==> flow/design.v (excerpt) <==
module shuzizhong(
    input wire clk1,         
    input wire reset,        
    input wire ah1,          
    input wire am1,          
    input wire alarm1,       
    input wire en,           
    input wire naozhong,     
    output wire [0:6] shi,       
    output wire [0:6] ge,        
    output wire [0:6] min_shi,   
    output wire [0:6] min_ge,    
    output wire [0:6] sec_shi,   
    output wire [0:6] sec_ge,    
    output wire daodian,     
    output wire audio        
);
Size: roughly 160 flip-flops, roughly 15000 sq um of cells after synthesis.
Settings: LEC_CHECK=0, ABC_AREA=1, CAP_MARGIN=20, CORE_MARGIN=2, CORE_UTILIZATION=72, PLACE_DENSITY=0.35, SETUP_SLACK_MARGIN=3.63, SLEW_MARGIN=20; clock period 12.3 ns.
run.sh (not shown) runs the stock make flow with config.mk's settings and CLKGATE_MAP_FILE=.
The first run never finished: it broke off in global routing (5_1_grt) (GRT-0116).
==> next run, changes <==
- ABC_AREA: 1 -> not set
- CORE_UTILIZATION: 72 -> 57
- PLACE_DENSITY: 0.35 -> not set
- SETUP_SLACK_MARGIN: 3.63 -> not set
- clock period: 12.3 -> 12.7 ns (I/O delays scaled with it)
Now the flow produced a layout that fails on negative setup slack.
Area after synthesis is lower by 3.0%.
Die size is higher by 22%.
Synthesized cell count is lower by 20%.
==> next run, changes <==
- CORE_UTILIZATION: 57 -> 65
- clock period: 12.7 -> 17.0 ns (I/O delays scaled with it)
After rerunning: The changed run produced a clean layout; setup slack is better by 2.4 ns; total power drops by about 30%; non-clock buffer count drops by 277; final cell count drops by about 13%; combinational power drops by about 26%; via count drops by 6.9%; synthesized cell count does not change; final area drops by 15%; die area drops by about 12%.
==> next run, changes <==
- ABC_AREA: not set -> 1
- CORE_UTILIZATION: 65 -> 69
- clock period: 17.0 -> 29.8 ns (I/O delays scaled with it)
Total power decreases by 17%.
Setup slack improved by 9.8 ns.
Final cell count goes up by 20%.
First-iteration DRC count is lower by 9.5%.

## old
Starting RTL as in the previous note.
Settings: LEC_CHECK=0, ABC_AREA=1, CAP_MARGIN=30, CELL_PAD_IN_SITES_DETAIL_PLACEMENT=0, CORE_MARGIN=2, CORE_UTILIZATION=66, HOLD_SLACK_MARGIN=0.03, MAX_ROUTING_LAYER=met4, SLEW_MARGIN=20; clock period 10.7 ns.
[old] flow finished | final checks: failed | reasons: negative setup slack
Edits applied to the flow inputs when going from old to new:
- putting CTS_CLUSTER_DIAMETER at 231 where nothing was set
- swapping 66 for 70 in CORE_UTILIZATION
- putting CTS_CLUSTER_SIZE at 15 where nothing was set
- swapping 30 for 40 in CAP_MARGIN
- putting SETUP_SLACK_MARGIN at 2.8 where nothing was set
Notes after the runs:
In old the implementation completed, yet the final layout does not meet the checks, the culprit being negative setup slack. new did not make it past global routing (5_1_grt), where a tool error ended it. Share of synthesized cell area in and-or and or-and compound cells: new vs old identical. Compared with old, in new die area now smaller; portion of netlist area occupied by mux cells comparable; die outline width now smaller; post-cts resize count now larger.

shuzizhong again, from the RTL that the note above started with.
Design shuzizhong, start of the top module:
module shuzizhong(
    input wire clk1,         
    input wire reset,        
    input wire ah1,          
    input wire am1,          
    input wire alarm1,       
    input wire en,           
    input wire naozhong,     
    output wire [0:6] shi,       
    output wire [0:6] ge,        
    output wire [0:6] min_shi,   
    output wire [0:6] min_ge,    
    output wire [0:6] sec_shi,   
    output wire [0:6] sec_ge,    
    output wire daodian,     
    output wire audio        
);
==> flow/config.mk <==
export PLATFORM = sky130hd
export DESIGN_NAME = shuzizhong
export DESIGN_NICKNAME = shuzizhong
export VERILOG_FILES = /design/flow/design.v
export SDC_FILE = /design/flow/constraint.sdc
export NUM_CORES = 4
export LEC_CHECK = 0
export CAP_MARGIN = 5
export CELL_PAD_IN_SITES_DETAIL_PLACEMENT = 0
export CORE_MARGIN = 2
export CORE_UTILIZATION = 68
export CTS_CLUSTER_DIAMETER = 377
export HOLD_SLACK_MARGIN = 0.03
export MAX_ROUTING_LAYER = met5
export SETUP_SLACK_MARGIN = -0.78
export SLEW_MARGIN = 20
==> flow/constraint.sdc <==
create_clock -name core_clock -period 12.4 [get_ports {clk1}]
set_input_delay 2.4800 -clock core_clock [delete_from_list [all_inputs] [get_ports {clk1}]]
set_output_delay 2.4800 -clock core_clock [all_outputs]
set_load 0.01 [all_outputs]
The starting point finished but fails on setup timing.
Rerun with:
CAP_MARGIN = 20   (was 5)
CELL_PAD_IN_SITES_DETAIL_PLACEMENT = default   (was 0)
CORE_UTILIZATION = 40   (was 68)
CTS_CLUSTER_DIAMETER = default   (was 377)
HOLD_SLACK_MARGIN = default   (was 0.03)
MAX_ROUTING_LAYER = default   (was met5)
SETUP_SLACK_MARGIN = default   (was -0.78)
clock period = 25.0 ns   (was 12.4 ns; I/O delays follow)
Effect: The changed run ran to the end with no violations; final area goes down by 11%; synthesized area does not change; routed wire length goes down by 12%; worst setup slack improves by 7.9 ns; sequential share of layout area goes up by 2.5 points; first-iteration DRC count goes down by 28%; cell count goes down by 2.1%; die area goes up by 68%; total power goes down by 52%; clock skew barely changes.
Rerun with:
CAP_MARGIN = 10   (was 20)
CELL_PAD_IN_SITES_GLOBAL_PLACEMENT = 2   (was default)
CORE_ASPECT_RATIO = 0.52   (was default)
GPL_TIMING_DRIVEN = 0   (was default)
MIN_ROUTING_LAYER = met2   (was default)
After rerunning: The changed run produced a clean layout; count of clock-buffer cells in the layout went down by 2; worst setup slack degrades by 4.4 ns; power rises by 8.8%; final area is higher by 1.9%; area after synthesis does not change; clock power went up by 18%; sequential power barely changes; clock skew came out higher by 0.0087 ns; die size stays flat.
Rerun with:
CAP_MARGIN = 20   (was 10)
CELL_PAD_IN_SITES_GLOBAL_PLACEMENT = default   (was 2)
CORE_ASPECT_RATIO = default   (was 0.52)
CORE_UTILIZATION = 61   (was 40)
CTS_CLUSTER_DIAMETER = 378   (was default)
CTS_CLUSTER_SIZE = 100   (was default)
GPL_TIMING_DRIVEN = default   (was 0)
HOLD_SLACK_MARGIN = -0.08   (was default)
MIN_ROUTING_LAYER = default   (was met2)
SETUP_SLACK_MARGIN = 5.0   (was default)
After rerunning: Total power went down by a little under a tenth. Routed wire length came out lower by a quarter to a third. First-iteration DRC count went down by well over a third.
Rerun with:
CAP_MARGIN = 10   (was 20)
CELL_PAD_IN_SITES_DETAIL_PLACEMENT = 1   (was default)
CELL_PAD_IN_SITES_GLOBAL_PLACEMENT = 3   (was default)
CORE_ASPECT_RATIO = 0.67   (was default)
CORE_UTILIZATION = 17   (was 61)
CTS_CLUSTER_DIAMETER = default   (was 378)
CTS_CLUSTER_SIZE = default   (was 100)
GPL_ROUTABILITY_DRIVEN = 0   (was default)
GPL_TIMING_DRIVEN = 1   (was default)
HOLD_SLACK_MARGIN = default   (was -0.08)
MIN_ROUTING_LAYER = met1   (was default)
SETUP_SLACK_MARGIN = default   (was 5.0)
The new run finished with timing, DRC and antenna clean.
Die size rose to 3.5 times its value.
Worst setup slack got worse by 1.2 ns.
Routed wire length rose by about 37%.
Cell count rose by 38%.
Total power rose by about 4%.
Clock power rose by about 8%.
Sequential power barely changes.
Synthesized cell count does not change.
Hold slack improved by 0.011 ns.
Rerun with:
ABC_AREA = 1   (was default)
CAP_MARGIN = 20   (was 10)
CELL_PAD_IN_SITES_DETAIL_PLACEMENT = default   (was 1)
CELL_PAD_IN_SITES_GLOBAL_PLACEMENT = default   (was 3)
CORE_ASPECT_RATIO = default   (was 0.67)
CORE_UTILIZATION = 25   (was 17)
CTS_CLUSTER_DIAMETER = 389   (was default)
CTS_CLUSTER_SIZE = 100   (was default)
GPL_ROUTABILITY_DRIVEN = default   (was 0)
GPL_TIMING_DRIVEN = default   (was 1)
HOLD_SLACK_MARGIN = -0.08   (was default)
MIN_ROUTING_LAYER = default   (was met1)
PLACE_DENSITY = 0.8   (was default)
What happened: Wire length came out lower by a quarter to a third; via count rises by a few percent; global-route usage increases by 0.40 points; sequential share of layout area shrinks by 0.11 points; synthesized cell count grows by a quarter to a third; cell area rises slightly; hold slack gets worse by 0.029 ns; fmax is higher by about a fifth; first-iteration DRC count came out higher by about a fifth; critical path depth falls by 42.

Setup of build 88:
Starting RTL as in the previous note.
make LEC_CHECK=0 CAP_MARGIN=5 CELL_PAD_IN_SITES_DETAIL_PLACEMENT=0 CORE_MARGIN=2 CORE_UTILIZATION=72 CTS_CLUSTER_DIAMETER=377 HOLD_SLACK_MARGIN=0.03 MAX_ROUTING_LAYER=met5 PLACE_DENSITY_LB_ADDON=0.24 SETUP_SLACK_MARGIN=-0.78 SLEW_MARGIN=20 finish   # period 14.6 ns
Completing all stages was not enough for build 88: its layout failed the final checks because of setup timing.
--- input diff build 88..build 52 ---
==> flow/config.mk <==
export PLATFORM = sky130hd
export DESIGN_NAME = shuzizhong
export DESIGN_NICKNAME = shuzizhong
export VERILOG_FILES = /design/flow/design.v
export SDC_FILE = /design/flow/constraint.sdc
export NUM_CORES = 4
export LEC_CHECK = 0
export ABC_AREA = 1
export CAP_MARGIN = 30
export CELL_PAD_IN_SITES_DETAIL_PLACEMENT = 0
export CORE_MARGIN = 2
export CORE_UTILIZATION = 70
export HOLD_SLACK_MARGIN = 0.03
export MAX_ROUTING_LAYER = met4
export PLACE_DENSITY = 0.64
export SLEW_MARGIN = 20
==> flow/constraint.sdc <==
create_clock -name core_clock -period 11.8 [get_ports {clk1}]
set_input_delay 2.3600 -clock core_clock [delete_from_list [all_inputs] [get_ports {clk1}]]
set_output_delay 2.3600 -clock core_clock [all_outputs]
set_load 0.01 [all_outputs]
Build 52 finished all stages; layout check result: FAIL, due to setup timing.
Compared with build 88, in build 52 critical path's largest stage delay higher, clock sink count roughly the same, clock-pin slew on the worst setup and hold paths roughly the same, number of cell instances after yosys synthesis higher, cell area higher.
Edits applied to the flow inputs when going from build 52 to build 4:
==> flow/config.mk <==
export PLATFORM = sky130hd
export DESIGN_NAME = shuzizhong
export DESIGN_NICKNAME = shuzizhong
export VERILOG_FILES = /design/flow/design.v
export SDC_FILE = /design/flow/constraint.sdc
export NUM_CORES = 4
export LEC_CHECK = 0
export ABC_AREA = 1
export CAP_MARGIN = 20
export CORE_MARGIN = 2
export CORE_UTILIZATION = 65
export SLEW_MARGIN = 20
==> flow/constraint.sdc <==
create_clock -name core_clock -period 12.3 [get_ports {clk1}]
set_input_delay 2.4600 -clock core_clock [delete_from_list [all_inputs] [get_ports {clk1}]]
set_output_delay 2.4600 -clock core_clock [all_outputs]
set_load 0.01 [all_outputs]
[summary]
Build 4 finished end to end and its layout was clean on timing, DRC and antenna.
Re diode insertion count for antenna repair: no difference whatsoever between build 52 and build 4.
STATUS leakage component of the power: build 4 wins against build 52
Against build 52, tightest hold margin in build 4 came out worse.
diff inputs: build 4 => build 42
-- flow/config.mk --
<<< build 4, line 9
export CAP_MARGIN = 20
export CORE_MARGIN = 2
export CORE_UTILIZATION = 65
export SLEW_MARGIN = 20
>>> build 42, line 9
export CAP_MARGIN = 20
export CORE_MARGIN = 2
export CORE_UTILIZATION = 70
export SLEW_MARGIN = 20
==> flow/constraint.sdc <==
create_clock -name core_clock -period 13.8 [get_ports {clk1}]
set_input_delay 2.7600 -clock core_clock [delete_from_list [all_inputs] [get_ports {clk1}]]
set_output_delay 2.7600 -clock core_clock [all_outputs]
set_load 0.01 [all_outputs]
### Flow results
Re first-iteration DRC count: build 42 is about 17% up on build 4. Utilization in build 42 vs build 4: up 1.7 points. Changes observed in build 42 relative to build 4: final instance area dropped 5.0%; weighted congestion at the end of routability-driven global placement dropped about 2%; total detailed-routing wirelength dropped about 2.8%; internal power dropped 0.00010 W. Clock latency at the later pin of the worst-skew pair of build 42 is on par with build 4. Comparing build 4 against build 42, there is no change at all in post-synthesis chip area from yosys. Build 42 against build 4; full die area is down by a few percent.
Power and IR drop assume default switching activity.
